Setup of run A:
## riscv
module riscv #(
    parameter logic[31:0] BootVector = 32'h0000_0000
)(
    input logic clk,
    input logic reset,
    output logic halted,
    input logic unhalt,
    output logic[31:0] i_addr,
    input logic[31:0] i_data,
    output logic[31:0] d_addr,
    output logic[31:0] d_wdata,
    output logic[3:0] d_wstrb,
    input logic[31:0] d_rdata
);
Size in the first run: about 5300 cells after synthesis, about 78000 um^2 of cells after synthesis.
==> flow/config.mk <==
export PLATFORM = sky130hd
export DESIGN_NAME = riscv
export DESIGN_NICKNAME = riscv
export VERILOG_FILES = /design/flow/design.v
export SDC_FILE = /design/flow/constraint.sdc
export NUM_CORES = 4
export LEC_CHECK = 0
export CAP_MARGIN = 15
export CORE_MARGIN = 2
export CORE_UTILIZATION = 34
export MIN_ROUTING_LAYER = met1
export PLACE_DENSITY = 0.5
export SLEW_MARGIN = 20
export TNS_END_PERCENT = 85
==> flow/constraint.sdc <==
create_clock -name core_clock -period 13.8 [get_ports {clk}]
set_input_delay 2.7600 -clock core_clock [delete_from_list [all_inputs] [get_ports {clk}]]
set_output_delay 2.7600 -clock core_clock [all_outputs]
set_load 0.01 [all_outputs]
run.sh (not shown) runs the stock make flow with config.mk's settings and CLKGATE_MAP_FILE=.
diff inputs: run A => run B
Settings: PLACE_DENSITY: 0.5 -> unset; MIN_ROUTING_LAYER: met1 -> unset; TNS_END_PERCENT: 85 -> unset; CTS_CLUSTER_SIZE: unset -> 37; CORE_UTILIZATION: 34 -> 70; CAP_MARGIN: 15 -> 5; the clock period (ns, I/O delays scaled along): 13.8 -> 5.29.
Notes after the runs:
FAIL run B @ global routing: tool exited with error. Diff run B and run A: post-cts sizing count lower in run A. As far as post-synth design cell area goes, run B and run A are indistinguishable; the numbers are identical. Diff run B and run A: number of clock buffers inserted by TritonCTS higher in run A. Diff run A -> run B: share of flip-flops with an asynchronous set or reset now sits at about the same level, area of the core now sits lower, cell count after placement now sits lower, half-perimeter wire length after detailed placement now sits higher.
Input-level comparison between run C and run B:
Settings: changing CORE_UTILIZATION from 70 to 59; changing CAP_MARGIN from 5 to 20; removing CTS_CLUSTER_SIZE (formerly 37).
## What came out
Comparing run B and run C, the higher floorplan utilization is on run B. Of run B and run C, only run B never reached the final stage. FAIL run B @ global routing: tool exited with error. Diff run B..run C | synthesized instance count | unchanged. In the floorplan summary, run C is listed with a die area greater than that of run B.
The inputs of run D differ from those of run C as listed below.
Settings: SETUP_SLACK_MARGIN: unset -> 1.74; the clock period (ns, I/O delays scaled along): 5.29 -> 6.93.
Run D finished all stages; the layout is clean. Logic gate share of total power in run D is 3.9 points below run C. | worst path buffer plus inverter count | higher: run D |. Met2 global-route usage: run C and run D compared, lower one is run D. Between run C and run D, the clock skew does not differ in any meaningful way. Run D reports a higher fraction of standard cell area in multi-input logic than run C does.
Inputs modified between run D and run E:
Settings: CORE_UTILIZATION changed from 59 to 40; SETUP_SLACK_MARGIN removed (was 1.74); the clock period (ns, I/O delays scaled along) changed from 6.93 to 10.0.
--- outcome ---
- Relative to run D, the via count of the first global-routing pass of run E is lower by about 1.8%.
- Taking run D as the reference, in run E post-placement worst setup slack rose by 1.94 ns; number of iterations in the first detailed-routing pass higher.
- Diff run D -> run E | clock-buffer cell count | down slightly
- Delta (run E minus run D): total power divided by cell area shows a reduction of about 30%, via count decreased by about 4% relative to the old numbers, worst reg2reg path depth shrank by 7, design area lower.
[inputs] run F vs run E
Settings: changing the clock period (ns, I/O delays scaled along) from 10.0 to 8.2.
--- outcome ---
The net switching fraction of the power number comes out lower for run E vs run F.
Diff run E -> run F: cell count saw an increase; combinational power saw an increase; clock buffer count saw an increase; diode insertion count for antenna repair saw an increase; count of non-CTS buffers in the layout saw an increase.
Routed length on met1 grows by a few percent when moving from run E to run F.
Going from run E to run F, the critical path required time was found to have gone down by 1.81 ns.
[compare] base=run E new=run F: instance area at placement rose by 0.52%, net switching power moved up.

riscv again, from the RTL that the note above started with.
## riscv
module riscv #(
    parameter logic[31:0] BootVector = 32'h0000_0000
)(
    input logic clk,
    input logic reset,
    output logic halted,
    input logic unhalt,
    output logic[31:0] i_addr,
    input logic[31:0] i_data,
    output logic[31:0] d_addr,
    output logic[31:0] d_wdata,
    output logic[3:0] d_wstrb,
    input logic[31:0] d_rdata
);
clock: 10.0 ns
lec_check: 0
abc_area: 0
cap_margin: 20
cell_pad_in_sites_global_placement: 2
core_aspect_ratio: 1.84
core_margin: 2
core_utilization: 40
cts_cluster_size: 17
gpl_routability_driven: 0
gpl_timing_driven: 1
place_density_lb_addon: 0.18
setup_slack_margin: 2.21
slew_margin: 20
==> next run, changes <==
ABC_AREA = default   (was 0)
CELL_PAD_IN_SITES_GLOBAL_PLACEMENT = default   (was 2)
CORE_ASPECT_RATIO = default   (was 1.84)
CORE_UTILIZATION = 59   (was 40)
CTS_CLUSTER_SIZE = default   (was 17)
GPL_ROUTABILITY_DRIVEN = default   (was 0)
GPL_TIMING_DRIVEN = default   (was 1)
PLACE_DENSITY_LB_ADDON = default   (was 0.18)
SETUP_SLACK_MARGIN = default   (was 2.21)
clock period = 4.7 ns   (was 10.0 ns; I/O delays follow)
Effect: With this change the flow finished but failed the layout checks on setup timing. Design area grows by 7.7%. Sequential power grows by 110%. Total power grows by 130%. Synthesized cell count stays the same. Utilization grows by 27 points. Setup slack is worse by 3500 ps. First-iteration DRC count grows by 100%. Clock-buffer cell count grows by 13. Flip-flop count does not change. Die size shrinks by 32%. Combinational power grows to 2.8 times its value.
==> next run, changes <==
CTS_CLUSTER_SIZE = 14   (was default)
SETUP_SLACK_MARGIN = 1.28   (was default)
clock period = 5.11 ns   (was 4.7 ns; I/O delays follow)
What happened:
- The new run finished but failed the layout checks on setup timing
- cell count went down by 0.38%
- routed wire length went down by 0.96%
- clock-buffer cell count went down by 5
- synthesized cell count is unchanged
- power went down by 7.9%
- worst setup slack gains 610 ps
==> next run, changes <==
CORE_UTILIZATION = 68   (was 59)
MAX_ROUTING_LAYER = met4   (was default)
SETUP_SLACK_MARGIN = -0.32   (was 1.28)
What happened: The changed run did not get past global routing. Synthesized cell count does not change. Area after synthesis does not change. Die area drops by roughly a tenth.
Power and IR drop assume default switching activity.
